File: design/flow/design.v
module SatTruncFP
  #(
    parameter	NB_XI  	= 20,
    parameter	NBF_XI	= 12,
    parameter	NB_XO	= 8,
    parameter	NBF_XO	= 6
    )
   (
    input [(NB_XI)-1:0]  i_data,
    output [(NB_XO)-1:0] o_data
    );
   localparam	NBI_XI	=	NB_XI	-	NBF_XI;
   localparam	NBI_XO	=	NB_XO	-	NBF_XO;
   wire [NB_XO-1:0] 	 aux_Sat;
   wire [NBF_XO-1:0] 	 aux_trunc;
   wire 		 condicion;
   wire [NB_XO-1:0] 	 resultado1;
   wire [NB_XO-1:0] 	 resultado2;
	generate
	   if (NBF_XI >= NBF_XO)
	     begin
		assign	aux_trunc = i_data[(NBF_XI-1):(NBF_XI - NBF_XO)];
	     end
	   else
	     begin
		assign	aux_trunc = {i_data[NBF_XI-1:0],{(NBF_XO - NBF_XI){1'b0}}};
	     end
	   if (NBI_XI > NBI_XO)
	     begin
		assign	condicion		=	(i_data[(NB_XI-2)-:(NBI_XI-NBI_XO)] == {(NBI_XI-NBI_XO){i_data[NB_XI-1]}});
		assign	resultado1		=	{i_data[(NB_XI-1)],{(NB_XO-1){~i_data[(NB_XI-1)]}}};
		assign	resultado2		=	{i_data[(NB_XI-1)],i_data[NBF_XI +:NBI_XO-1],aux_trunc};
		assign	aux_Sat			=	condicion	?	resultado2	:	resultado1;
	     end
	   else
	     begin
		if (NBI_XO == NBI_XI)
                  assign  aux_Sat = {i_data[(NB_XI-1)-:NBI_XI],aux_trunc};
		else
		  assign  aux_Sat	= {{(NBI_XO - NBI_XI){i_data[NB_XI-1]}},i_data[(NB_XI-1)-:NBI_XI],aux_trunc};
	     end
	endgenerate
   assign	o_data=aux_Sat;
endmodule
module filtro_fir
  #(
    parameter WW_INPUT  = 8,
    parameter WW_OUTPUT = 8
    ) 
   (
    input 			  clk,
    input 			  i_en,
    input 			  i_srst,
    input signed [ WW_INPUT-1:0]  i_data,
    output signed [WW_OUTPUT-1:0] o_data
    );
  localparam WW_COEFF = 8;
   reg  signed [WW_INPUT           -1:0] register [14:1];
   wire signed [         WW_COEFF  -1:0] coeff    [14:0];
   wire signed [WW_INPUT+WW_COEFF  -1:0] prod     [14:0];
   wire signed [WW_INPUT+WW_COEFF+1-1:0] sum      [8:1]; 
   wire signed [WW_INPUT+WW_COEFF+2-1:0] sum1     [4:1]; 
   wire signed [WW_INPUT+WW_COEFF+3-1:0] sum2     [2:1]; 
   wire signed [WW_INPUT+WW_COEFF+4-1:0] sum3; 
   reg signed [WW_INPUT+WW_COEFF   -1:0] prod_d   [14:0];
   reg signed [WW_INPUT+WW_COEFF+4 -1:0] sum3_d;
   reg signed [WW_INPUT+WW_COEFF+1 -1:0] sum_d    [8:1];
    assign coeff[ 0] = 8'hFF;
    assign coeff[ 1] = 8'hFF;
    assign coeff[ 2] = 8'hFF;
    assign coeff[ 3] = 8'h00;
    assign coeff[ 4] = 8'h03;
    assign coeff[ 5] = 8'h08;
    assign coeff[ 6] = 8'h0D;
    assign coeff[ 7] = 8'h10;
    assign coeff[ 8] = 8'h0D;
    assign coeff[ 9] = 8'h08;
    assign coeff[10] = 8'h03;
    assign coeff[11] = 8'h00;
    assign coeff[12] = 8'hFF;
    assign coeff[13] = 8'hFF;
    assign coeff[14] = 8'hFF;
  always @(posedge clk) begin
    if (i_srst == 1'b1) begin
      register[ 1] <= {WW_INPUT{1'b0}};
      register[ 2] <= {WW_INPUT{1'b0}};
      register[ 3] <= {WW_INPUT{1'b0}};
      register[ 4] <= {WW_INPUT{1'b0}};
      register[ 5] <= {WW_INPUT{1'b0}};
      register[ 6] <= {WW_INPUT{1'b0}};
      register[ 7] <= {WW_INPUT{1'b0}};
      register[ 8] <= {WW_INPUT{1'b0}};
      register[ 9] <= {WW_INPUT{1'b0}};
      register[10] <= {WW_INPUT{1'b0}};
      register[11] <= {WW_INPUT{1'b0}};
      register[12] <= {WW_INPUT{1'b0}};
      register[13] <= {WW_INPUT{1'b0}};
      register[14] <= {WW_INPUT{1'b0}};
    end else begin
      if (i_en == 1'b1) begin
        register[ 1] <= i_data;
        register[ 2] <= register[ 1];
        register[ 3] <= register[ 2];
        register[ 4] <= register[ 3];
        register[ 5] <= register[ 4];
        register[ 6] <= register[ 5];
        register[ 7] <= register[ 6];
        register[ 8] <= register[ 7];
        register[ 9] <= register[ 8];
        register[10] <= register[ 9];
        register[11] <= register[10];
        register[12] <= register[11];
        register[13] <= register[12];
	    register[14] <= register[13];
      end
    end
  end
  assign prod[ 0] = coeff[ 0] * i_data;
  assign prod[ 1] = coeff[ 1] * register[ 1];
  assign prod[ 2] = coeff[ 2] * register[ 2];
  assign prod[ 3] = coeff[ 3] * register[ 3];
  assign prod[ 4] = coeff[ 4] * register[ 4];
  assign prod[ 5] = coeff[ 5] * register[ 5];
  assign prod[ 6] = coeff[ 6] * register[ 6];
  assign prod[ 7] = coeff[ 7] * register[ 7];
  assign prod[ 8] = coeff[ 8] * register[ 8];
  assign prod[ 9] = coeff[ 9] * register[ 9];
  assign prod[10] = coeff[10] * register[10];
  assign prod[11] = coeff[11] * register[11];
  assign prod[12] = coeff[12] * register[12];
  assign prod[13] = coeff[13] * register[13];
  assign prod[14] = coeff[14] * register[14];
  always@(posedge clk) begin
    prod_d[ 0] <= prod[ 0];
    prod_d[ 1] <= prod[ 1];
    prod_d[ 2] <= prod[ 2];
    prod_d[ 3] <= prod[ 3];
    prod_d[ 4] <= prod[ 4];
    prod_d[ 5] <= prod[ 5];
    prod_d[ 6] <= prod[ 6];
    prod_d[ 7] <= prod[ 7];
    prod_d[ 8] <= prod[ 8];
    prod_d[ 9] <= prod[ 9];
    prod_d[10] <= prod[10];
    prod_d[11] <= prod[11];
    prod_d[12] <= prod[12];
    prod_d[13] <= prod[13];
    prod_d[14] <= prod[14];
  end
  assign sum[ 1] = prod_d[ 0] + prod_d[ 1]; 
  assign sum[ 2] = prod_d[ 2] + prod_d[ 3];
  assign sum[ 3] = prod_d[ 4] + prod_d[ 5];
  assign sum[ 4] = prod_d[ 6] + prod_d[ 7];
  assign sum[ 5] = prod_d[08] + prod_d[ 9];
  assign sum[ 6] = prod_d[10] + prod_d[11];
  assign sum[ 7] = prod_d[12] + prod_d[13];
  assign sum[ 8] = {prod_d[14][WW_INPUT+WW_COEFF-1],prod_d[14]};
  always@(posedge clk) begin
    sum_d[1] <= sum[1];
    sum_d[2] <= sum[2];
    sum_d[3] <= sum[3];
    sum_d[4] <= sum[4];
    sum_d[5] <= sum[5];
    sum_d[6] <= sum[6];
    sum_d[7] <= sum[7];
    sum_d[8] <= sum[8];
  end
  assign sum1[ 1] = sum_d[ 1] + sum_d[ 2]; 
  assign sum1[ 2] = sum_d[ 3] + sum_d[ 4];
  assign sum1[ 3] = sum_d[ 5] + sum_d[ 6];
  assign sum1[ 4] = sum_d[ 7] + sum_d[ 8];
  assign sum2[ 1] = sum1[ 1] + sum1[ 2]; 
  assign sum2[ 2] = sum1[ 3] + sum1[ 4];
  assign sum3 = sum2[ 1] + sum2[ 2]; 
  always@(posedge clk)
    sum3_d <= sum3;
  SatTruncFP
	inst_SatTruncFP_dataB
	(
	  .i_data(	sum3_d	),
	  .o_data(	o_data	)
	);
endmodule
File: design/flow/config.mk
export PLATFORM = sky130hd
export DESIGN_NAME = filtro_fir
export DESIGN_NICKNAME = filtro_fir
export VERILOG_FILES = /design/flow/design.v
export SDC_FILE = /design/flow/constraint.sdc
export NUM_CORES = 4
export LEC_CHECK = 0
export ABC_AREA = 1
export CAP_MARGIN = 20
export CORE_MARGIN = 2
export CORE_UTILIZATION = 70
export CTS_CLUSTER_SIZE = 27
export PLACE_DENSITY_LB_ADDON = 0.01
export SLEW_MARGIN = 20
File: design/flow/constraint.sdc
create_clock -name core_clock -period 2.67 [get_ports {clk}]
set_input_delay 0.5340 -clock core_clock [delete_from_list [all_inputs] [get_ports {clk}]]
set_output_delay 0.5340 -clock core_clock [all_outputs]
set_load 0.01 [all_outputs]
File: design/flow/run.sh
#!/bin/bash
# the make line also repeats each setting of config.mk as NAME=value (left out here)
make -C /OpenROAD-flow-scripts/flow DESIGN_CONFIG=/design/flow/config.mk WORK_HOME=/design/flow/orfs CLKGATE_MAP_FILE= finish
==> results of run 1 <==
-- through the flow --
| step | hold slack, ns | setup WS [ns] | cell area, µm² | cells |
|---|---|---|---|---|
| 6_report | 0.325 | -1.07 | 22800 | 2608 |
| 5_1_grt | 0.332 | -1.19 | 22800 | 2608 |
| 4_1_cts | 0.326 | -0.971 | 22400 | 2599 |
| 3_5_place_dp | 0.312 | -0.980 | 20700 | 2520 |
| 3_3_place_gp | 0.310 | -0.971 | 20700 | 2520 |
| 2_1_floorplan | 0.310 | -0.754 | 19800 | 2117 |
-- layout make-up --
cell class	count	share of cell area (%)
clock inverters	17	1.08
multi-input cells	1251	45.3
well taps	378	2.08
clock buffers	57	5.35
flip-flops and latches	411	36.3
repair buffers	83	3.08
inverters	411	6.82
-- timing repair --
action,CTS,global route
pin swaps,30,83
setup endpoints to repair,28,28
resized,64,92
buffers inserted,5,9
-- routing by layer --
metal	part of all wire, %	track usage [%]	up-vias	wire length (µm)
met5	0	0	-	0
met4	3.4	10.2	0	1470
met3	4.9	4.49	94	2110
met2	50	54.1	386	21900
met1	41	37.0	6638	18000
li1	-	-	6817	-
==> impl_metrics.json, run 1 <==
{
  "hp-class": "flip-flop to flip-flop",
  "synth.distinct_cells": 40,
  "tritoncts": "yes",
  "combGateArea_um2": 10300,
  "timing.reg2reg.worst_path_depth": 16,
  "slew_viol_final": 0,
  "insertion_delay_ns": 0.53,
  "crit_fanout": 3,
  "min_to": "sum_d[2][12]",
  "critical-path-top-delay-family": "adder cells",
  "design.final.nets": 2494,
  "grt_max_degree": 135,
  "maxSlewHeadroom_pct": 58.2,
  "placement_rows": 61,
  "hold_viol": 0,
  "sequential_area_um2": 8260,
  "cts_inserted_buffers": 41,
  "synth-simple-area-share_pct": 12.1,
  "num_antenna_cells": 0,
  "synthesis.nets": 2412,
  "yosys_cells": 2117,
  "cpPeakStageDelay_ns": 0.58,
  "antenna_found_initial": 0,
  "hold_start": "prod_d[2][12]",
  "endpoint_required_time_on_the_critical_path_ns": 3.12,
  "synth.avg_cell_area_um2": 9.22,
  "crit_path_top_delay_cell": "sky130_fd_sc_hd__fa_1",
  "mappedNetlistArea_um2": 19500,
  "synthesis_area_per_yosys_um2": 19500,
  "worstReg2RegStart": "sum_d[2][4]",
  "status": "finished with violations",
  "worst_clock_skew_ns": 0.0107,
  "via_per_inst": 5.34,
  "yosys_warnings": 4,
  "grt_pass1_vias": 14200,
  "synth_async_sr_flop_share_pct": 0,
  "cells_along_the_critical_path": "inv_2 > fa_1 > inv_2 > fa_1 > fa_1 > inv_1 > fa_1 > inv_2 > ha_4 > nand2_2 > nor2_4 > nand2_1 > o211ai_2 > nand2_1 > nand2_1 > xor2_1",
  "final.period_utilization_pct": 140,
  "cts_num_sinks": 411,
  "setup_total_negative_slack_ns": -13.93,
  "top_level_ports": 19,
  "detail-route-antenna-nets": 0,
  "finalCriticalPeriod_ns": 3.74,
  "post_synth_most_frequent_cells": "411 x sky130_fd_sc_hd__dfxtp_1, 405 x sky130_fd_sc_hd__inv_1, 346 x sky130_fd_sc_hd__nand2_1",
  "fp.dieArea_um2": 29200,
  "cpMostUsedCell": "sky130_fd_sc_hd__fa_1",
  "unrepaired_setup_endpoints_after_global_routing": "true",
  "synth.largest_area_cell": "sky130_fd_sc_hd__dfxtp_1",
  "synth-adder-area-share_pct": 22.9,
  "wl_per_cell_um": 16.7,
  "post-route-drc-count": 0,
  "max_clock_freq_mhz": 267,
  "worst_setup_path_startpoint": "sum_d[2][4]",
  "drtPass1Iterations": 5,
  "hold-path-cell-count": 0,
  "dieHeight_um": 171,
  "worstSetupStartpointType": "flip-flop",
  "synth_largest_type_area_fraction_pct": 42.2,
  "worstMarginPinSlew_ns": 0.627,
  "timing.reg2reg.setup_slack_ns": -1.07,
  "cp-endpoint": "sum3_d[15]",
  "worstReg2RegEnd": "sum3_d[15]",
  "timing_worst_setup_path_type": "flip-flop to flip-flop",
  "flow.area_growth_from_synthesis_pct": 16.6,
  "first_iter_violations": 726,
  "core_util_floorplan_pct": 70.6,
  "layout.failed_checks": "negative setup slack",
  "detailroute.via_count": 13900,
  "final.setup.worst_slack_ns": -1.07,
  "max-clock-path-buffers": 3,
  "gpl.final_weighted_congestion": 0.880,
  "routed_wl_um": 43500,
  "arrival_ns": 4.19,
  "netlist_instances": 2117,
  "critical_path_depth": 16,
  "clk_root_buffer_cell": "sky130_fd_sc_hd__clkbuf_16",
  "topCombFamilyByArea": "adder cells",
  "cts_hold_repair.buffers": 0,
  "synth_flops": 411,
  "cts.reportedPaths.clkPinSlew_ns": 0.06,
  "grt_remaining_overflow": 0,
  "die_width_um": 171,
  "yosys.cell_count.top_type": "sky130_fd_sc_hd__dfxtp_1",
  "cell_types_occupying_the_most_area_after_synthesis": "sky130_fd_sc_hd__dfxtp_1 42%, sky130_fd_sc_hd__fa_1 12%, sky130_fd_sc_hd__ha_1 10%, sky130_fd_sc_hd__inv_1 7.8%, sky130_fd_sc_hd__nand2_1 6.7%",
  "grt_util_all_layers_pct": 30.1,
  "max_cap_violations": 0,
  "count_of_input_and_output_buffers": 18,
  "fillerInstances": 1714,
  "htreeDepth": 2,
  "crit_end_category": "flip-flop",
  "dominantRegCellSynth": "sky130_fd_sc_hd__dfxtp_1",
  "finalSetupViolations": 15,
  "synth.mux.area_fraction_pct": 0,
  "fraction_of_synthesized_cell_area_in_xor_and_xnor_cells_pct": 4.94,
  "synth_compound_gate_area_share_pct": 9.08,
  "number_of_warning_messages_in_the_logs": 35,
  "fin_util_pct": 82.4,
  "critical_path.n_buffers_inverters": 4,
  "synth_sequential_area_ratio_pct": 42.2,
  "placeableCoreArea_um2": 27600,
  "dpl.hpwl_um": 30800,
  "synth-edff-count": 0,
  "grt_first_pass_wirelength_um": 69100
}
==> inputs of run 2 (changes only) <==
Settings changed: ABC_AREA 1 to unset, CAP_MARGIN 20 to 5, CORE_UTILIZATION 70 to 72, CTS_CLUSTER_DIAMETER set to 363, CTS_CLUSTER_SIZE 27 to 20, HOLD_SLACK_MARGIN set to 0.28, PLACE_DENSITY_LB_ADDON 0.01 to unset, SETUP_SLACK_MARGIN set to 0.2, SLEW_MARGIN 20 to 40.
Clock period 2.67 ns to 1.42 ns, I/O delays scaled along.
==> impl_metrics.json, run 2 <==
{
  "synth.mux.area_fraction_pct": 6.03,
  "count_of_input_and_output_buffers": 18,
  "cts_num_sinks": 411,
  "topCombFamilyByArea": "adder cells",
  "dominantRegCellSynth": "sky130_fd_sc_hd__dfxtp_1",
  "synth_compound_gate_area_share_pct": 7.12,
  "cts_inserted_buffers": 24,
  "placement_rows": 59,
  "fp.dieArea_um2": 27600,
  "max-clock-path-buffers": 3,
  "core_util_floorplan_pct": 73.1,
  "die_width_um": 166,
  "synth_largest_type_area_fraction_pct": 43.4,
  "netlist_instances": 1818,
  "synthesis.nets": 2113,
  "yosys.cell_count.top_type": "sky130_fd_sc_hd__dfxtp_1",
  "gpl.final_weighted_congestion": 0.863,
  "dpl.hpwl_um": 32100,
  "pre_cts_ws_ns": -2.95,
  "mappedNetlistArea_um2": 18900,
  "clk_root_buffer_cell": "sky130_fd_sc_hd__clkbuf_16",
  "htreeDepth": 1,
  "synth_async_sr_flop_share_pct": 0,
  "yosys_warnings": 4,
  "synth-simple-area-share_pct": 6.76,
  "synth.distinct_cells": 52,
  "synth-edff-count": 0,
  "toolErrorMsg": "[ERROR DPL-0038] Utilization greater than 100%, impossible to legalize",
  "synth.largest_area_cell": "sky130_fd_sc_hd__dfxtp_1",
  "last-stage-reached": "global routing (5_1_grt)",
  "synth.avg_cell_area_um2": 10.4,
  "synth_sequential_area_ratio_pct": 43.4,
  "synth-adder-area-share_pct": 23.6,
  "synth_flops": 411,
  "synthesis_area_per_yosys_um2": 18900,
  "placeableCoreArea_um2": 25900,
  "top_level_ports": 19,
  "cell_types_occupying_the_most_area_after_synthesis": "sky130_fd_sc_hd__dfxtp_1 43%, sky130_fd_sc_hd__fa_1 13%, sky130_fd_sc_hd__ha_1 11%, sky130_fd_sc_hd__inv_1 6.7%, sky130_fd_sc_hd__mux2i_1 6.0%",
  "status": "did not finish",
  "dieHeight_um": 166,
  "yosys_cells": 1818,
  "post_synth_most_frequent_cells": "411 x sky130_fd_sc_hd__dfxtp_1, 337 x sky130_fd_sc_hd__inv_1, 166 x sky130_fd_sc_hd__nor2_1",
  "fraction_of_synthesized_cell_area_in_xor_and_xnor_cells_pct": 5.64
}
-- run 2: timing repair --
action | in CTS
endpoints found under the hold margin | 55
setup buffers | 51
hold buffers | 11
gates cloned | 0
pin swaps | 128
resized | 254
endpoints found under the setup margin | 156
-- run 2: stage by stage --
| stage | area (µm²) | instances | setup TNS (ns) |
|---|---|---|---|
| detailed placement | 22400 | 2393 | -85.41 |
| global placement | 22400 | 2393 | -80.26 |
| floorplan | 20000 | 1818 | -59.91 |
| CTS | 24600 | 2485 | -86.08 |
==> inputs of run 3 (changes only) <==
Settings changed: ABC_AREA set to 1, CAP_MARGIN 5 to 20, CELL_PAD_IN_SITES_GLOBAL_PLACEMENT set to 0, CORE_ASPECT_RATIO set to 1.31, CORE_UTILIZATION 72 to 56, CTS_CLUSTER_DIAMETER 363 to unset, CTS_CLUSTER_SIZE 20 to unset, GPL_ROUTABILITY_DRIVEN set to 0, HOLD_SLACK_MARGIN 0.28 to unset, MIN_ROUTING_LAYER set to met1, SETUP_SLACK_MARGIN 0.2 to 0.69, SLEW_MARGIN 40 to 0.
Clock period 1.42 ns to 4.36 ns, I/O delays scaled along.
==> impl_metrics.json, run 3 <==
{
  "status": "timing/DRC/antenna clean",
  "timing.reg2reg.worst_path_depth": 14,
  "flow.area_growth_from_synthesis_pct": 13.7,
  "dieHeight_um": 218,
  "layout.cell_area.non_filler_um2": 22200,
  "top_level_ports": 19,
  "worstReg2RegStart": "sum_d[4][15]",
  "hold_viol": 0,
  "synth_sequential_area_ratio_pct": 42.2,
  "via_per_inst": 5.01,
  "fin_util_pct": 64.4,
  "setup_total_negative_slack_ns": 0,
  "worst_clock_skew_ns": 0.0250,
  "synth-adder-area-share_pct": 22.9,
  "grt_first_pass_wirelength_um": 66800,
  "synth_async_sr_flop_share_pct": 0,
  "hold_start": "prod_d[14][8]",
  "synth.avg_cell_area_um2": 9.22,
  "cp-endpoint": "sum3_d[19]",
  "critical_path_depth": 14,
  "placement_rows": 78,
  "hold-path-cell-count": 0,
  "post_dp_cell_area_um2": 20100,
  "arrival_ns": 4.13,
  "synthesis.nets": 2412,
  "mappedNetlistArea_um2": 19500,
  "worst_setup_path_startpoint": "sum_d[4][15]",
  "hp-class": "flip-flop to flip-flop",
  "num_antenna_cells": 0,
  "synth-edff-count": 0,
  "yosys_warnings": 4,
  "htreeDepth": 2,
  "cts_num_sinks": 411,
  "count_of_input_and_output_buffers": 18,
  "clk_root_buffer_cell": "sky130_fd_sc_hd__clkbuf_16",
  "cts_hold_repair.buffers": 0,
  "post-route-drc-count": 0,
  "worstSetupStartpointType": "flip-flop",
  "synth.largest_area_cell": "sky130_fd_sc_hd__dfxtp_1",
  "placedCellCount": 2536,
  "synth.mux.area_fraction_pct": 0,
  "finalCriticalPeriod_ns": 3.71,
  "dpl.hpwl_um": 30800,
  "dominantRegCellSynth": "sky130_fd_sc_hd__dfxtp_1",
  "detail-route-antenna-nets": 0,
  "yosys_cells": 2117,
  "drtPass1Iterations": 5,
  "max_clock_freq_mhz": 269,
  "max_cap_violations": 0,
  "critical-path-top-delay-family": "adder cells",
  "fin_cells": 2636,
  "crit_fanout": 6,
  "post_synth_most_frequent_cells": "411 x sky130_fd_sc_hd__dfxtp_1, 405 x sky130_fd_sc_hd__inv_1, 346 x sky130_fd_sc_hd__nand2_1",
  "design.final.nets": 2458,
  "routed_wl_um": 40500,
  "cts.reportedPaths.clkPinSlew_ns": 0.07,
  "grt_remaining_overflow": 0,
  "number_of_warning_messages_in_the_logs": 33,
  "fp.dieArea_um2": 36400,
  "final.period_utilization_pct": 85.1,
  "critical_path.n_buffers_inverters": 4,
  "max-clock-path-buffers": 3,
  "crit_end_category": "flip-flop",
  "synth_compound_gate_area_share_pct": 9.08,
  "crit_path_top_delay_cell": "sky130_fd_sc_hd__fa_2",
  "worstReg2RegEnd": "sum3_d[19]",
  "synth_largest_type_area_fraction_pct": 42.2,
  "wl_per_cell_um": 15.4,
  "detailroute.via_count": 13200,
  "finalSetupViolations": 0,
  "synth-simple-area-share_pct": 12.1,
  "tritoncts": "yes",
  "first_iter_violations": 607,
  "unrepaired_setup_endpoints_after_global_routing": "true",
  "topCombFamilyByArea": "adder cells",
  "core_util_floorplan_pct": 56.6,
  "yosys.cell_count.top_type": "sky130_fd_sc_hd__dfxtp_1",
  "slew_viol_final": 0,
  "antenna_found_initial": 0,
  "netlist_instances": 2117,
  "synth.distinct_cells": 40,
  "cts_inserted_buffers": 41,
  "synth_flops": 411,
  "fraction_of_synthesized_cell_area_in_xor_and_xnor_cells_pct": 4.94,
  "cells_along_the_critical_path": "inv_1 > fa_2 > inv_4 > fa_1 > inv_1 > fa_1 > fa_1 > inv_1 > ha_4 > nand4_1 > nor2_2 > nand4_1 > nand4_1 > nand2_1",
  "maxSlewHeadroom_pct": 43.9,
  "cell_types_occupying_the_most_area_after_synthesis": "sky130_fd_sc_hd__dfxtp_1 42%, sky130_fd_sc_hd__fa_1 12%, sky130_fd_sc_hd__ha_1 10%, sky130_fd_sc_hd__inv_1 7.8%, sky130_fd_sc_hd__nand2_1 6.7%",
  "hold-worst-slack_ns": 0.317,
  "placeableCoreArea_um2": 34500,
  "endpoint_required_time_on_the_critical_path_ns": 4.78,
  "die_width_um": 167,
  "timing_worst_setup_path_type": "flip-flop to flip-flop",
  "timing.reg2reg.setup_slack_ns": 0.65,
  "cpPeakStageDelay_ns": 0.59,
  "worstMarginPinSlew_ns": 0.841,
  "grt_max_degree": 75,
  "grt_util_all_layers_pct": 23.0,
  "min_to": "sum_d[8][8]",
  "grt_pass1_vias": 13400,
  "insertion_delay_ns": 0.55,
  "synthesis_area_per_yosys_um2": 19500
}
-- run 3: cell type report --
type | count | area, µm²
Inverter | 411 | 1550
Multi-Input combinational cell | 1251 | 10000
Fill cell | 2936 | 12300
Tap cell | 440 | 551
Sequential cell | 411 | 8250
Clock inverter | 26 | 284
Clock buffer | 50 | 1120
Timing Repair Buffer | 47 | 405
-- run 3: through the flow --
| step | setup slack (ns) |
|---|---|
| finish | 0.648 |
| global route | 0.524 |
| CTS | 0.678 |
| detailed placement | 0.391 |
| global placement | 0.453 |
| floorplan | 0.677 |
-- run 3: routing by layer --
metal | wire length [µm] | vias up | part of all wire (%) | track usage, %
met3 | 1050 | 75 | 2.6 | 3.03
met1 | 17600 | 6234 | 43 | 28.0
met5 | 0 | - | 0 | 0
met4 | 1540 | 0 | 3.8 | 8.85
met2 | 20400 | 173 | 50 | 41.3
li1 | - | 6730 | - | -
-- run 3: what timing repair did --
| action | 4_1_cts | 5_1_grt |
|---|---|---|
| resized | 92 | 53 |
| hold endpoints to repair | 0 | 0 |
| buffers inserted | 21 | 3 |
| pin swaps | 72 | 53 |
| endpoints found under the setup margin | 13 | 14 |
==> inputs of run 4 (changes only) <==
Settings changed: CAP_MARGIN 20 to 30, CORE_ASPECT_RATIO 1.31 to 0.68, CORE_MARGIN 2 to 10, CORE_UTILIZATION 56 to 18, CTS_CLUSTER_SIZE set to 63, GPL_TIMING_DRIVEN set to 1, HOLD_SLACK_MARGIN set to 0.21, MAX_ROUTING_LAYER set to met4, SETUP_SLACK_MARGIN 0.69 to 0.34, SLEW_MARGIN 0 to 5, TNS_END_PERCENT set to 50.
==> impl_metrics.json, run 4 <==
{
  "max-clock-path-buffers": 3,
  "routed_wl_um": 43600,
  "hold_start": "prod_d[8][0]",
  "dominantRegCellSynth": "sky130_fd_sc_hd__dfxtp_1",
  "synthesis_area_per_yosys_um2": 19500,
  "synth.mux.area_fraction_pct": 0,
  "synth-simple-area-share_pct": 12.1,
  "top_level_ports": 19,
  "cells_along_the_critical_path": "inv_2 > fa_1 > fa_1 > inv_1 > fa_1 > inv_1 > fa_1 > inv_1 > ha_2 > nand4_1 > nor2_2 > nand4_1 > nand4_1 > nand2_1",
  "flow.area_growth_from_synthesis_pct": 17.4,
  "worstSetupStartpointType": "flip-flop",
  "fin_util_pct": 21.3,
  "unrepaired_setup_endpoints_after_global_routing": "false",
  "worst_setup_path_startpoint": "sum_d[6][10]",
  "tritoncts": "yes",
  "topCombFamilyByArea": "adder cells",
  "crit_end_category": "flip-flop",
  "hold_viol": 0,
  "grt_remaining_overflow": 0,
  "synth_async_sr_flop_share_pct": 0,
  "yosys_warnings": 4,
  "endpoint_required_time_on_the_critical_path_ns": 4.79,
  "worstMarginPinSlew_ns": 0.797,
  "synth.distinct_cells": 40,
  "cts_num_sinks": 411,
  "cpMostUsedCell": "sky130_fd_sc_hd__fa_1",
  "arrival_ns": 4.30,
  "grt_first_pass_wirelength_um": 71400,
  "grt_max_degree": 73,
  "fraction_of_synthesized_cell_area_in_xor_and_xnor_cells_pct": 4.94,
  "timing_worst_setup_path_type": "flip-flop to flip-flop",
  "via_per_inst": 3.65,
  "mappedNetlistArea_um2": 19500,
  "hp-class": "flip-flop to flip-flop",
  "placeableCoreArea_um2": 107000,
  "cell_types_occupying_the_most_area_after_synthesis": "sky130_fd_sc_hd__dfxtp_1 42%, sky130_fd_sc_hd__fa_1 12%, sky130_fd_sc_hd__ha_1 10%, sky130_fd_sc_hd__inv_1 7.8%, sky130_fd_sc_hd__nand2_1 6.7%",
  "antenna_found_initial": 1,
  "status": "timing/DRC/antenna clean",
  "core_util_floorplan_pct": 18.2,
  "first_iter_violations": 986,
  "synth_compound_gate_area_share_pct": 9.08,
  "synth.avg_cell_area_um2": 9.22,
  "synth.largest_area_cell": "sky130_fd_sc_hd__dfxtp_1",
  "placement_rows": 99,
  "cts_inserted_buffers": 38,
  "final.period_utilization_pct": 88.8,
  "worst_clock_skew_ns": 0.0287,
  "critical_path.n_buffers_inverters": 4,
  "min_to": "sum_d[5][0]",
  "cts.reportedPaths.clkPinSlew_ns": 0.07,
  "synth_sequential_area_ratio_pct": 42.2,
  "worstReg2RegEnd": "sum3_d[19]",
  "worstReg2RegStart": "sum_d[6][10]",
  "slew_viol_final": 0,
  "wl_per_cell_um": 12.2,
  "timing.reg2reg.setup_slack_ns": 0.49,
  "grt_util_all_layers_pct": 7.34,
  "timing.reg2reg.worst_path_depth": 14,
  "design.final.nets": 2436,
  "yosys_cells": 2117,
  "crit_fanout": 7,
  "die_width_um": 419,
  "dpl.hpwl_um": 33500,
  "critical-path-top-delay-family": "adder cells",
  "insertion_delay_ns": 0.55,
  "grt_pass1_vias": 13000,
  "detail-route-antenna-nets": 0,
  "dieHeight_um": 292,
  "synth_largest_type_area_fraction_pct": 42.2,
  "setup_total_negative_slack_ns": 0,
  "max_cap_violations": 0,
  "synth-adder-area-share_pct": 22.9,
  "critical_path_depth": 14,
  "fp.dieArea_um2": 122000,
  "maxSlewHeadroom_pct": 46.9,
  "yosys.cell_count.top_type": "sky130_fd_sc_hd__dfxtp_1",
  "cp-endpoint": "sum3_d[19]",
  "detailroute.via_count": 13100,
  "post-route-drc-count": 0,
  "finalCriticalPeriod_ns": 3.87,
  "synthesis.nets": 2412,
  "synth_flops": 411,
  "max_clock_freq_mhz": 258,
  "clk_root_buffer_cell": "sky130_fd_sc_hd__clkbuf_16",
  "finalSetupViolations": 0,
  "netlist_instances": 2117,
  "synth-edff-count": 0,
  "crit_path_top_delay_cell": "sky130_fd_sc_hd__fa_1",
  "count_of_input_and_output_buffers": 18,
  "post_synth_most_frequent_cells": "411 x sky130_fd_sc_hd__dfxtp_1, 405 x sky130_fd_sc_hd__inv_1, 346 x sky130_fd_sc_hd__nand2_1",
  "fillerInstances": 11700,
  "number_of_warning_messages_in_the_logs": 31,
  "cpPeakStageDelay_ns": 0.57,
  "hold-worst-slack_ns": 0.322,
  "htreeDepth": 2,
  "drtPass1Iterations": 6,
  "hold-path-cell-count": 0
}
## run 4: stage by stage
step / setup slack [ns] / instances / cell area, µm²
after CTS: 0.306 / 3577 / 22700
after global placement: 0.309 / 3510 / 21300
final: 0.489 / 3583 / 22900
after detailed placement: 0.273 / 3511 / 21300
after global routing: 0.330 / 3583 / 22900
after floorplan: 0.585 / 2117 / 19500
## run 4: cell type report
| type | count | area (µm²) | area share [%] |
|---|---|---|---|
| antenna | 2 | 5.00 | 0.0218 |
| clock buffer | 45 | 1020 | 4.45 |
| clock inverter | 21 | 304 | 1.33 |
| inverter | 411 | 1550 | 6.74 |
| multi-input combinational | 1251 | 9780 | 42.7 |
| sequential | 411 | 8230 | 35.9 |
| tap | 1414 | 1770 | 7.72 |
| timing repair buffer | 28 | 260 | 1.14 |
## run 4: per-layer routing
metal	wire length (µm)	GRT usage, %
met5	0	-
met1	24800	11.4
met3	2010	1.64
met4	391	0.926
met2	16400	9.54
## run 4: repair_timing
item,in CTS,in global routing
pin swaps,0,18
gates resized,2,52
setup buffers,0,4
setup endpoints to repair,5,13
hold buffers,0,0
==> inputs of run 5 (changes only) <==
Settings changed: CAP_MARGIN 30 to 20, CORE_UTILIZATION 18 to 68, GPL_TIMING_DRIVEN 1 to 0, SETUP_SLACK_MARGIN 0.34 to 0.69, TNS_END_PERCENT 50 to unset.
==> impl_metrics.json, run 5 <==
{
  "yosys.cell_count.top_type": "sky130_fd_sc_hd__dfxtp_1",
  "min_to": "sum_d[8][2]",
  "synth_sequential_area_ratio_pct": 42.2,
  "max_cap_violations": 0,
  "synth-adder-area-share_pct": 22.9,
  "detail-route-antenna-nets": 0,
  "topCombFamilyByArea": "adder cells",
  "arrival_ns": 4.26,
  "worstReg2RegEnd": "sum3_d[16]",
  "design.final.nets": 2492,
  "grt_max_degree": 17,
  "synth_async_sr_flop_share_pct": 0,
  "post-route-drc-count": 0,
  "worstMarginPinSlew_ns": 0.922,
  "routed_wl_um": 46100,
  "grt_pass1_vias": 14000,
  "clk_root_buffer_cell": "sky130_fd_sc_hd__clkbuf_16",
  "crit_path_top_delay_cell": "sky130_fd_sc_hd__fa_2",
  "synth.distinct_cells": 40,
  "critical-path-top-delay-family": "adder cells",
  "critical_path.n_buffers_inverters": 6,
  "combGateArea_um2": 10100,
  "hold-worst-slack_ns": 0.324,
  "via_per_inst": 5.45,
  "synth-edff-count": 0,
  "htreeDepth": 2,
  "critical_path_depth": 17,
  "finalCriticalPeriod_ns": 3.82,
  "flow.area_growth_from_synthesis_pct": 14.0,
  "crit_fanout": 5,
  "placement_rows": 51,
  "dpl.hpwl_um": 34000,
  "slew_viol_final": 0,
  "worst_clock_skew_ns": 0.0172,
  "worstReg2RegStart": "sum_d[5][15]",
  "insertion_delay_ns": 0.55,
  "cts_inserted_buffers": 39,
  "top_level_ports": 19,
  "mappedNetlistArea_um2": 19500,
  "endpoint_required_time_on_the_critical_path_ns": 4.80,
  "maxSlewHeadroom_pct": 38.6,
  "synthesis_area_per_yosys_um2": 19500,
  "max-clock-path-buffers": 3,
  "cp-endpoint": "sum3_d[16]",
  "cpPeakStageDelay_ns": 0.59,
  "finalSetupViolations": 0,
  "count_of_input_and_output_buffers": 15,
  "synth_flops": 411,
  "final.period_utilization_pct": 87.6,
  "num_antenna_cells": 0,
  "synthesis.nets": 2412,
  "synth_compound_gate_area_share_pct": 9.08,
  "synth.mux.area_fraction_pct": 0,
  "crit_end_category": "flip-flop",
  "dieHeight_um": 160,
  "yosys_warnings": 4,
  "timing.reg2reg.worst_path_depth": 17,
  "synth.largest_area_cell": "sky130_fd_sc_hd__dfxtp_1",
  "wl_per_cell_um": 17.7,
  "tritoncts": "yes",
  "cell_types_occupying_the_most_area_after_synthesis": "sky130_fd_sc_hd__dfxtp_1 42%, sky130_fd_sc_hd__fa_1 12%, sky130_fd_sc_hd__ha_1 10%, sky130_fd_sc_hd__inv_1 7.8%, sky130_fd_sc_hd__nand2_1 6.7%",
  "cells_along_the_critical_path": "inv_1 > fa_2 > inv_4 > fa_1 > fa_1 > inv_1 > fa_1 > inv_2 > ha_4 > buf_4 > nand2_1 > inv_2 > nand2_1 > nor3_1 > nand2_2 > nand3_1 > nand2_1",
  "cts_num_sinks": 411,
  "max_clock_freq_mhz": 262,
  "setup_total_negative_slack_ns": 0,
  "first_iter_violations": 1102,
  "timing_worst_setup_path_type": "flip-flop to flip-flop",
  "status": "timing/DRC/antenna clean",
  "worstSetupStartpointType": "flip-flop",
  "fraction_of_synthesized_cell_area_in_xor_and_xnor_cells_pct": 4.94,
  "synth_largest_type_area_fraction_pct": 42.2,
  "post_synth_most_frequent_cells": "411 x sky130_fd_sc_hd__dfxtp_1, 405 x sky130_fd_sc_hd__inv_1, 346 x sky130_fd_sc_hd__nand2_1",
  "unrepaired_setup_endpoints_after_global_routing": "true",
  "hp-class": "flip-flop to flip-flop",
  "number_of_warning_messages_in_the_logs": 35,
  "grt_first_pass_wirelength_um": 72900,
  "hold_start": "prod_d[14][2]",
  "drtPass1Iterations": 6,
  "synth-simple-area-share_pct": 12.1,
  "dominantRegCellSynth": "sky130_fd_sc_hd__dfxtp_1",
  "detailroute.via_count": 14200,
  "hold_viol": 0,
  "yosys_cells": 2117,
  "grt_util_all_layers_pct": 26.1,
  "netlist_instances": 2117,
  "antenna_found_initial": 1,
  "die_width_um": 225,
  "cts_hold_repair.buffers": 0,
  "grt_remaining_overflow": 0,
  "synth.avg_cell_area_um2": 9.22,
  "fp.dieArea_um2": 36000,
  "sequential_area_um2": 8250,
  "placeableCoreArea_um2": 28500,
  "cts.reportedPaths.clkPinSlew_ns": 0.06,
  "hold-path-cell-count": 0,
  "worst_setup_path_startpoint": "sum_d[5][15]",
  "timing.reg2reg.setup_slack_ns": 0.54,
  "fillerInstances": 1918,
  "core_util_floorplan_pct": 68.6
}
run 5: timing repair:
| action | in CTS | in global routing |
|---|---|---|
| setup buffers | 18 | 6 |
| setup endpoints to repair | 13 | 13 |
| cloned | 0 | 0 |
| pin swaps | 91 | 62 |
| resized | 88 | 72 |
run 5: metal layers:
metal | GRT usage (%) | part of all wire, % | vias up
met3 | 6.08 | 8.0 | 107
met4 | 7.96 | 3.0 | 0
met5 | - | 0 | -
met1 | 36.4 | 47 | 6755
li1 | - | - | 6821
met2 | 37.1 | 42 | 473
run 5: through the flow:
| step | util [%] | instances | worst slack [ns] | instance area [µm²] |
|---|---|---|---|---|
| after global routing | 78.1 | 2598 | 0.418 | 22200 |
| after floorplan | - | 2117 | 0.677 | 19500 |
| after CTS | 77.3 | 2592 | 0.626 | 22000 |
| final | 78.1 | 2598 | 0.541 | 22200 |
| after global placement | 70.8 | 2503 | 0.297 | 20200 |
| after detailed placement | 70.8 | 2503 | 0.285 | 20200 |
run 5: cell type report:
| type | instances | area share (%) |
|---|---|---|
| Buffer | 44 | 0.844 |
| Multi-Input combinational cell | 1251 | 45.4 |
| Sequential cell | 411 | 37.1 |
| Clock buffer | 51 | 5.18 |
| Tap cell | 371 | 2.09 |
| Timing Repair Buffer | 39 | 1.52 |
| Clock inverter | 20 | 0.945 |
| Inverter | 411 | 6.97 |
==> inputs of run 6 (changes only) <==
Settings changed: CELL_PAD_IN_SITES_GLOBAL_PLACEMENT 0 to unset, CORE_ASPECT_RATIO 0.68 to unset, CORE_MARGIN 10 to 2, CORE_UTILIZATION 68 to 72, CTS_CLUSTER_DIAMETER set to 350, CTS_CLUSTER_SIZE 63 to 13, GPL_ROUTABILITY_DRIVEN 0 to unset, GPL_TIMING_DRIVEN 0 to unset, HOLD_SLACK_MARGIN 0.21 to 0.26, MAX_ROUTING_LAYER met4 to unset, MIN_ROUTING_LAYER met1 to unset, PLACE_DENSITY_LB_ADDON set to 0.01, SETUP_SLACK_MARGIN 0.69 to 0.25, SLEW_MARGIN 5 to 20, TNS_END_PERCENT set to 60.
Clock period 4.36 ns to 2.67 ns, I/O delays scaled along.
==> impl_metrics.json, run 6 <==
{
  "status": "finished with violations",
  "layout.failed_checks": "negative setup slack",
  "hold-path-cell-count": 0,
  "timing.reg2reg.setup_slack_ns": -1.04,
  "critical_path.n_buffers_inverters": 4,
  "maxSlewHeadroom_pct": 59.6,
  "max-clock-path-buffers": 3,
  "dieHeight_um": 169,
  "design.final.nets": 2507,
  "placeableCoreArea_um2": 26800,
  "yosys_warnings": 4,
  "m1WireLength_um": 19200,
  "wl_met3_um": 1810,
  "insertion_delay_ns": 0.53,
  "gpl.final_weighted_congestion": 0.853,
  "final.setup.worst_slack_ns": -1.04,
  "cts_num_sinks": 411,
  "cpPeakStageDelay_ns": 0.56,
  "clk_root_buffer_cell": "sky130_fd_sc_hd__clkbuf_16",
  "grt_remaining_overflow": 0,
  "hp-class": "flip-flop to flip-flop",
  "crit_path_top_delay_cell": "sky130_fd_sc_hd__fa_2",
  "slew_viol_final": 0,
  "synth_sequential_area_ratio_pct": 42.2,
  "via_per_inst": 5.47,
  "post_synth_most_frequent_cells": "411 x sky130_fd_sc_hd__dfxtp_1, 405 x sky130_fd_sc_hd__inv_1, 346 x sky130_fd_sc_hd__nand2_1",
  "worst_setup_path_startpoint": "sum_d[6][10]",
  "crit_fanout": 5,
  "synth-edff-count": 0,
  "synth_flops": 411,
  "yosys_cells": 2117,
  "grt_first_pass_wirelength_um": 69700,
  "wl_per_cell_um": 18.0,
  "synth-adder-area-share_pct": 22.9,
  "synth.avg_cell_area_um2": 9.22,
  "timing.reg2reg.worst_path_depth": 16,
  "synth_async_sr_flop_share_pct": 0,
  "met2_wirelength_um": 23300,
  "tritoncts": "yes",
  "placedCellCount": 2492,
  "placement_rows": 60,
  "synthesis_area_per_yosys_um2": 19500,
  "synthesis.nets": 2412,
  "cts.reportedPaths.clkPinSlew_ns": 0.07,
  "core_util_floorplan_pct": 72.8,
  "dominantRegCellSynth": "sky130_fd_sc_hd__dfxtp_1",
  "cpMostUsedCell": "sky130_fd_sc_hd__fa_1",
  "cell_types_occupying_the_most_area_after_synthesis": "sky130_fd_sc_hd__dfxtp_1 42%, sky130_fd_sc_hd__fa_1 12%, sky130_fd_sc_hd__ha_1 10%, sky130_fd_sc_hd__inv_1 7.8%, sky130_fd_sc_hd__nand2_1 6.7%",
  "fraction_of_synthesized_cell_area_in_xor_and_xnor_cells_pct": 4.94,
  "topCombFamilyByArea": "adder cells",
  "detailroute.via_count": 14000,
  "max_clock_freq_mhz": 270,
  "count_of_input_and_output_buffers": 18,
  "hold_viol": 0,
  "critical-path-top-delay-family": "adder cells",
  "topRoutingLayerUsed": "met4",
  "grt_max_degree": 59,
  "hold_start": "prod_d[14][13]",
  "synth.largest_area_cell": "sky130_fd_sc_hd__dfxtp_1",
  "final.period_utilization_pct": 139,
  "min_to": "sum_d[8][13]",
  "max_cap_violations": 0,
  "grt_util_all_layers_pct": 30.8,
  "arrival_ns": 4.14,
  "drtPass1Iterations": 7,
  "fp.dieArea_um2": 28400,
  "first_iter_violations": 725,
  "timing_worst_setup_path_type": "flip-flop to flip-flop",
  "grt_pass1_vias": 14300,
  "dpl.hpwl_um": 30900,
  "crit_end_category": "flip-flop",
  "endpoint_required_time_on_the_critical_path_ns": 3.10,
  "critical_path_depth": 16,
  "top_level_ports": 19,
  "fin_util_pct": 84.4,
  "hold-worst-slack_ns": 0.323,
  "yosys.cell_count.top_type": "sky130_fd_sc_hd__dfxtp_1",
  "worstReg2RegStart": "sum_d[6][10]",
  "synth_compound_gate_area_share_pct": 9.08,
  "finalCriticalPeriod_ns": 3.71,
  "num_antenna_cells": 0,
  "cells_along_the_critical_path": "inv_4 > fa_2 > inv_4 > fa_1 > fa_1 > inv_1 > fa_1 > inv_2 > ha_4 > a21oi_4 > o21a_1 > nor2_1 > nor2_1 > nand3_1 > nand2_1 > nand2_1",
  "netlist_instances": 2117,
  "layout.cell_area.non_filler_um2": 22600,
  "htreeDepth": 2,
  "finalSetupViolations": 20,
  "unrepaired_setup_endpoints_after_global_routing": "true",
  "routed_wl_um": 45900,
  "number_of_warning_messages_in_the_logs": 33,
  "mappedNetlistArea_um2": 19500,
  "post-route-drc-count": 0,
  "synth_largest_type_area_fraction_pct": 42.2,
  "antenna_found_initial": 0,
  "worstSetupStartpointType": "flip-flop",
  "detail-route-antenna-nets": 0,
  "worstReg2RegEnd": "sum3_d[19]",
  "die_width_um": 169,
  "synth-simple-area-share_pct": 12.1,
  "post_dp_cell_area_um2": 20700,
  "cp-endpoint": "sum3_d[19]",
  "cts_inserted_buffers": 37,
  "worst_clock_skew_ns": 0.0170,
  "fin_cells": 2555,
  "worstMarginPinSlew_ns": 0.606,
  "synth.distinct_cells": 40,
  "synth.mux.area_fraction_pct": 0,
  "flow.area_growth_from_synthesis_pct": 16.0
}
-- run 6: timing repair --
| action | 4_1_cts | 5_1_grt |
|---|---|---|
| hold endpoints to repair | 0 | 0 |
| buffers inserted | 7 | 15 |
| hold buffers | 0 | 0 |
| setup endpoints to repair | 34 | 33 |
| pin swaps | 75 | 68 |
| resized | 141 | 113 |
| gates cloned | 0 | 0 |
-- run 6: metal layers --
layer | track usage (%) | vias up
met5 | 0 | -
met4 | 8.73 | 0
met3 | 3.18 | 107
met2 | 56.9 | 343
met1 | 38.4 | 6721
li1 | - | 6811
-- run 6: stage by stage --
step           setup slack, ns  TNS (ns)
3_3_place_gp            -0.969    -12.54
4_1_cts                 -0.993    -12.47
6_report                 -1.04    -14.27
2_1_floorplan           -0.754     -9.35
3_5_place_dp             -1.02    -13.46
5_1_grt                  -1.20    -16.19
-- run 6: area by class of cell --
cell class | instances | area [µm²]
timing repair buffer | 100 | 848
sequential | 411 | 8290
inverter | 411 | 1550
multi-input combinational | 1251 | 10500
clock buffer | 37 | 926
clock inverter | 4 | 45.0
tap | 341 | 427
fill | 1461 | 4170
==> inputs of run 7 (changes only) <==
Settings changed: CELL_PAD_IN_SITES_GLOBAL_PLACEMENT set to 0, CTS_CLUSTER_DIAMETER 350 to unset, CTS_CLUSTER_SIZE 13 to 40, GPL_ROUTABILITY_DRIVEN set to 0, HOLD_SLACK_MARGIN 0.26 to unset, MIN_ROUTING_LAYER set to met1, PLACE_DENSITY_LB_ADDON 0.01 to 0.21, SETUP_SLACK_MARGIN 0.25 to 0.69, SLEW_MARGIN 20 to 0, TNS_END_PERCENT 60 to unset.
Clock period 2.67 ns to 2.95 ns, I/O delays scaled along.
==> impl_metrics.json, run 7 <==
{
  "routed_wl_um": 53600,
  "hp-class": "flip-flop to flip-flop",
  "synth_compound_gate_area_share_pct": 9.08,
  "maxSlewHeadroom_pct": 57.9,
  "design.final.nets": 2499,
  "hold-path-cell-count": 0,
  "grt_pass1_vias": 15100,
  "unrepaired_setup_endpoints_after_global_routing": "true",
  "dieHeight_um": 169,
  "setup_total_negative_slack_ns": -11.75,
  "dominantRegCellSynth": "sky130_fd_sc_hd__dfxtp_1",
  "arrival_ns": 4.38,
  "status": "finished with violations",
  "worstSetupStartpointType": "flip-flop",
  "critical_path.n_buffers_inverters": 5,
  "slew_viol_final": 0,
  "fp.dieArea_um2": 28400,
  "core_util_floorplan_pct": 72.8,
  "worstReg2RegStart": "sum_d[6][8]",
  "post-route-drc-count": 0,
  "cells_along_the_critical_path": "inv_2 > fa_1 > inv_2 > fa_1 > fa_1 > inv_1 > fa_1 > inv_2 > ha_4 > nand2_2 > nand2_2 > nand3_2 > nand2_2 > inv_2 > o21a_1 > nand2_1 > xor2_1",
  "topCombFamilyByArea": "adder cells",
  "synthesis_area_per_yosys_um2": 19500,
  "count_of_input_and_output_buffers": 18,
  "die_width_um": 169,
  "via_per_inst": 5.93,
  "worstReg2RegEnd": "sum3_d[15]",
  "cts_num_sinks": 411,
  "worst_clock_skew_ns": 0.0211,
  "synth_async_sr_flop_share_pct": 0,
  "synth.mux.area_fraction_pct": 0,
  "cts_inserted_buffers": 40,
  "min_to": "sum_d[2][7]",
  "pre_cts_ws_ns": -0.735,
  "max_clock_freq_mhz": 254,
  "synth.distinct_cells": 40,
  "worst_setup_path_startpoint": "sum_d[6][8]",
  "yosys_cells": 2117,
  "timing_worst_setup_path_type": "flip-flop to flip-flop",
  "number_of_warning_messages_in_the_logs": 35,
  "final.setup.worst_slack_ns": -0.988,
  "grt_remaining_overflow": 0,
  "clk_root_buffer_cell": "sky130_fd_sc_hd__clkbuf_16",
  "final.period_utilization_pct": 133,
  "cp-endpoint": "sum3_d[15]",
  "max-clock-path-buffers": 3,
  "endpoint_required_time_on_the_critical_path_ns": 3.39,
  "first_iter_violations": 1449,
  "post_synth_most_frequent_cells": "411 x sky130_fd_sc_hd__dfxtp_1, 405 x sky130_fd_sc_hd__inv_1, 346 x sky130_fd_sc_hd__nand2_1",
  "wl_per_cell_um": 20.8,
  "max_cap_violations": 0,
  "grt_util_all_layers_pct": 34.7,
  "crit_fanout": 4,
  "synthesis.nets": 2412,
  "htreeDepth": 2,
  "top_level_ports": 19,
  "timing.reg2reg.worst_path_depth": 17,
  "yosys_warnings": 4,
  "cts.reportedPaths.clkPinSlew_ns": 0.07,
  "hold_start": "prod_d[2][7]",
  "worstMarginPinSlew_ns": 0.632,
  "hold_viol": 0,
  "synth_largest_type_area_fraction_pct": 42.2,
  "tritoncts": "yes",
  "flow.area_growth_from_synthesis_pct": 18.4,
  "antenna_found_initial": 2,
  "placeableCoreArea_um2": 26800,
  "crit_path_top_delay_cell": "sky130_fd_sc_hd__fa_1",
  "grt_max_degree": 135,
  "synth.avg_cell_area_um2": 9.22,
  "grt_first_pass_wirelength_um": 77800,
  "mappedNetlistArea_um2": 19500,
  "drtPass1Iterations": 8,
  "critical-path-top-delay-family": "adder cells",
  "netlist_instances": 2117,
  "synth-edff-count": 0,
  "insertion_delay_ns": 0.56,
  "cpPeakStageDelay_ns": 0.56,
  "layout.failed_checks": "negative setup slack",
  "detailroute.via_count": 15300,
  "synth_flops": 411,
  "placement_rows": 60,
  "synth-simple-area-share_pct": 12.1,
  "fraction_of_synthesized_cell_area_in_xor_and_xnor_cells_pct": 4.94,
  "crit_end_category": "flip-flop",
  "synth_sequential_area_ratio_pct": 42.2,
  "critical_path_depth": 17,
  "dpl.hpwl_um": 31100,
  "detail-route-antenna-nets": 0,
  "cell_types_occupying_the_most_area_after_synthesis": "sky130_fd_sc_hd__dfxtp_1 42%, sky130_fd_sc_hd__fa_1 12%, sky130_fd_sc_hd__ha_1 10%, sky130_fd_sc_hd__inv_1 7.8%, sky130_fd_sc_hd__nand2_1 6.7%",
  "cts_hold_repair.buffers": 0,
  "yosys.cell_count.top_type": "sky130_fd_sc_hd__dfxtp_1",
  "timing.reg2reg.setup_slack_ns": -0.99,
  "finalCriticalPeriod_ns": 3.94,
  "synth-adder-area-share_pct": 22.9,
  "synth.largest_area_cell": "sky130_fd_sc_hd__dfxtp_1",
  "finalSetupViolations": 14
}
[run 7: area by class of cell]
class	count	area, µm²
fill	1228	3690
clock inverter	17	228
clock buffer	55	1160
multi-input combinational	1251	10700
inverter	411	1550
timing repair buffer	89	776
antenna	1	2.50
sequential	411	8290
tap	341	427
[run 7: layer usage]
metal,vias up,track usage (%),share of wire [%]
met5,-,0,0.024
met2,845,62.6,50
met3,309,4.37,6.3
met1,7301,41.4,37
met4,2,15.8,7.0
li1,6830,-,-
[run 7: timing repair]
| action | in CTS | in global routing |
|---|---|---|
| buffers inserted | 20 | 21 |
| pin swaps | 63 | 81 |
| resized | 119 | 122 |
| hold endpoints to repair | 0 | 0 |
| endpoints found under the setup margin | 32 | 36 |
[run 7: per-stage QoR]
| step | area [µm²] | instances | hold slack (ns) | utilization, % |
|---|---|---|---|---|
| finish | 23100 | 2576 | 0.322 | 86.2 |
| global placement | 20800 | 2462 | 0.310 | 77.7 |
| CTS | 22600 | 2554 | 0.320 | 84.4 |
| floorplan | 20100 | 2117 | 0.310 | - |
| global route | 23100 | 2576 | 0.328 | 86.2 |
| detailed placement | 20800 | 2462 | 0.312 | 77.7 |
==> inputs of run 8 (changes only) <==
Settings changed: CORE_UTILIZATION 72 to 58, CTS_CLUSTER_SIZE 40 to unset, GPL_ROUTABILITY_DRIVEN 0 to 1, PLACE_DENSITY_LB_ADDON 0.21 to unset, SETUP_SLACK_MARGIN 0.69 to 0.76, TNS_END_PERCENT set to 5.
Clock period 2.95 ns to 4.36 ns, I/O delays scaled along.
==> impl_metrics.json, run 8 <==
{
  "status": "timing/DRC/antenna clean",
  "detailroute.via_count": 13100,
  "worstReg2RegEnd": "sum3_d[11]",
  "max_cap_violations": 0,
  "timing_worst_setup_path_type": "flip-flop to flip-flop",
  "drtPass1Iterations": 5,
  "wl_per_cell_um": 15.2,
  "finalCriticalPeriod_ns": 3.75,
  "dominantRegCellSynth": "sky130_fd_sc_hd__dfxtp_1",
  "timing.reg2reg.setup_slack_ns": 0.61,
  "via_per_inst": 4.97,
  "fp.dieArea_um2": 35100,
  "hold-path-cell-count": 0,
  "endpoint_required_time_on_the_critical_path_ns": 4.83,
  "cp-endpoint": "sum3_d[11]",
  "placeableCoreArea_um2": 33400,
  "gpl.final_weighted_congestion": 0.855,
  "post_synth_most_frequent_cells": "411 x sky130_fd_sc_hd__dfxtp_1, 405 x sky130_fd_sc_hd__inv_1, 346 x sky130_fd_sc_hd__nand2_1",
  "synth-edff-count": 0,
  "fillerInstances": 2839,
  "grt_max_degree": 73,
  "crit_fanout": 3,
  "cells_along_the_critical_path": "inv_1 > fa_1 > inv_1 > fa_1 > fa_1 > inv_1 > fa_1 > inv_1 > ha_4 > a21oi_4 > buf_4 > o211ai_2 > buf_4 > a21oi_2 > xnor2_1",
  "hp-class": "flip-flop to flip-flop",
  "synthesis.nets": 2412,
  "placement_rows": 67,
  "slew_viol_final": 0,
  "dpl.hpwl_um": 30400,
  "timing.reg2reg.worst_path_depth": 15,
  "insertion_delay_ns": 0.54,
  "synth_sequential_area_ratio_pct": 42.2,
  "critical-path-top-delay-family": "adder cells",
  "worst_clock_skew_ns": 0.0117,
  "fin_cells": 2643,
  "max_clock_freq_mhz": 267,
  "netlist_instances": 2117,
  "cell_types_occupying_the_most_area_after_synthesis": "sky130_fd_sc_hd__dfxtp_1 42%, sky130_fd_sc_hd__fa_1 12%, sky130_fd_sc_hd__ha_1 10%, sky130_fd_sc_hd__inv_1 7.8%, sky130_fd_sc_hd__nand2_1 6.7%",
  "pre_cts_ws_ns": 0.326,
  "max-clock-path-buffers": 3,
  "hold_start": "prod_d[2][14]",
  "synth_largest_type_area_fraction_pct": 42.2,
  "synth.distinct_cells": 40,
  "synth.avg_cell_area_um2": 9.22,
  "min_to": "sum_d[2][14]",
  "core_util_floorplan_pct": 58.5,
  "cts_inserted_buffers": 43,
  "worstMarginPinSlew_ns": 0.795,
  "flow.area_growth_from_synthesis_pct": 13.8,
  "synthesis_area_per_yosys_um2": 19500,
  "synth.mux.area_fraction_pct": 0,
  "hold-worst-slack_ns": 0.322,
  "top_level_ports": 19,
  "setup_total_negative_slack_ns": 0,
  "synth_flops": 411,
  "grt_first_pass_wirelength_um": 67700,
  "maxSlewHeadroom_pct": 47.0,
  "grt_pass1_vias": 13400,
  "yosys.cell_count.top_type": "sky130_fd_sc_hd__dfxtp_1",
  "first_iter_violations": 605,
  "worstSetupStartpointType": "flip-flop",
  "antenna_found_initial": 2,
  "final.period_utilization_pct": 86.0,
  "hold_viol": 0,
  "yosys_warnings": 4,
  "topCombFamilyByArea": "adder cells",
  "fraction_of_synthesized_cell_area_in_xor_and_xnor_cells_pct": 4.94,
  "crit_path_top_delay_cell": "sky130_fd_sc_hd__fa_1",
  "number_of_warning_messages_in_the_logs": 35,
  "grt_util_all_layers_pct": 23.9,
  "grt_remaining_overflow": 0,
  "finalSetupViolations": 0,
  "final.setup.worst_slack_ns": 0.610,
  "cts.reportedPaths.clkPinSlew_ns": 0.06,
  "synth-adder-area-share_pct": 22.9,
  "count_of_input_and_output_buffers": 18,
  "post-route-drc-count": 0,
  "die_width_um": 187,
  "arrival_ns": 4.22,
  "worstReg2RegStart": "sum_d[4][4]",
  "synth_async_sr_flop_share_pct": 0,
  "synth_compound_gate_area_share_pct": 9.08,
  "crit_end_category": "flip-flop",
  "mappedNetlistArea_um2": 19500,
  "dieHeight_um": 187,
  "htreeDepth": 2,
  "synth.largest_area_cell": "sky130_fd_sc_hd__dfxtp_1",
  "cts_num_sinks": 411,
  "design.final.nets": 2457,
  "detail-route-antenna-nets": 0,
  "tritoncts": "yes",
  "yosys_cells": 2117,
  "sequential_area_um2": 8240,
  "critical_path.n_buffers_inverters": 6,
  "routed_wl_um": 40200,
  "synth-simple-area-share_pct": 12.1,
  "combGateArea_um2": 9960,
  "worst_setup_path_startpoint": "sum_d[4][4]",
  "unrepaired_setup_endpoints_after_global_routing": "true",
  "clk_root_buffer_cell": "sky130_fd_sc_hd__clkbuf_16",
  "num_antenna_cells": 0,
  "placedCellCount": 2544,
  "cpPeakStageDelay_ns": 0.54,
  "critical_path_depth": 15
}
run 8: layout make-up:
| class | instances | share of cell area, % |
|---|---|---|
| Inverter | 411 | 6.97 |
| Sequential cell | 411 | 37.1 |
| Clock inverter | 17 | 1.18 |
| Multi-Input combinational cell | 1251 | 44.8 |
| Clock buffer | 61 | 5.69 |
| Tap cell | 448 | 2.52 |
| Timing Repair Buffer | 44 | 1.74 |
run 8: through the flow:
stage	area [µm²]	util [%]
global placement	20200	60.6
global route	22200	66.6
detailed placement	20200	60.6
floorplan	19600	-
CTS	22100	66.3
finish	22200	66.6
run 8: routing by layer:
layer,global-route usage (%),routed length (µm),vias up
met5,0,0,-
met1,32.7,19000,6155
met3,3.58,1380,71
met2,39.7,18700,179
met4,7.06,1110,0
li1,-,-,6742
run 8: repair_timing:
item / CTS / global route
gates resized: 78 / 13
buffers inserted: 14 / 7
endpoints found under the setup margin: 14 / 14
hold buffers: 0 / 0
pin swaps: 82 / 23
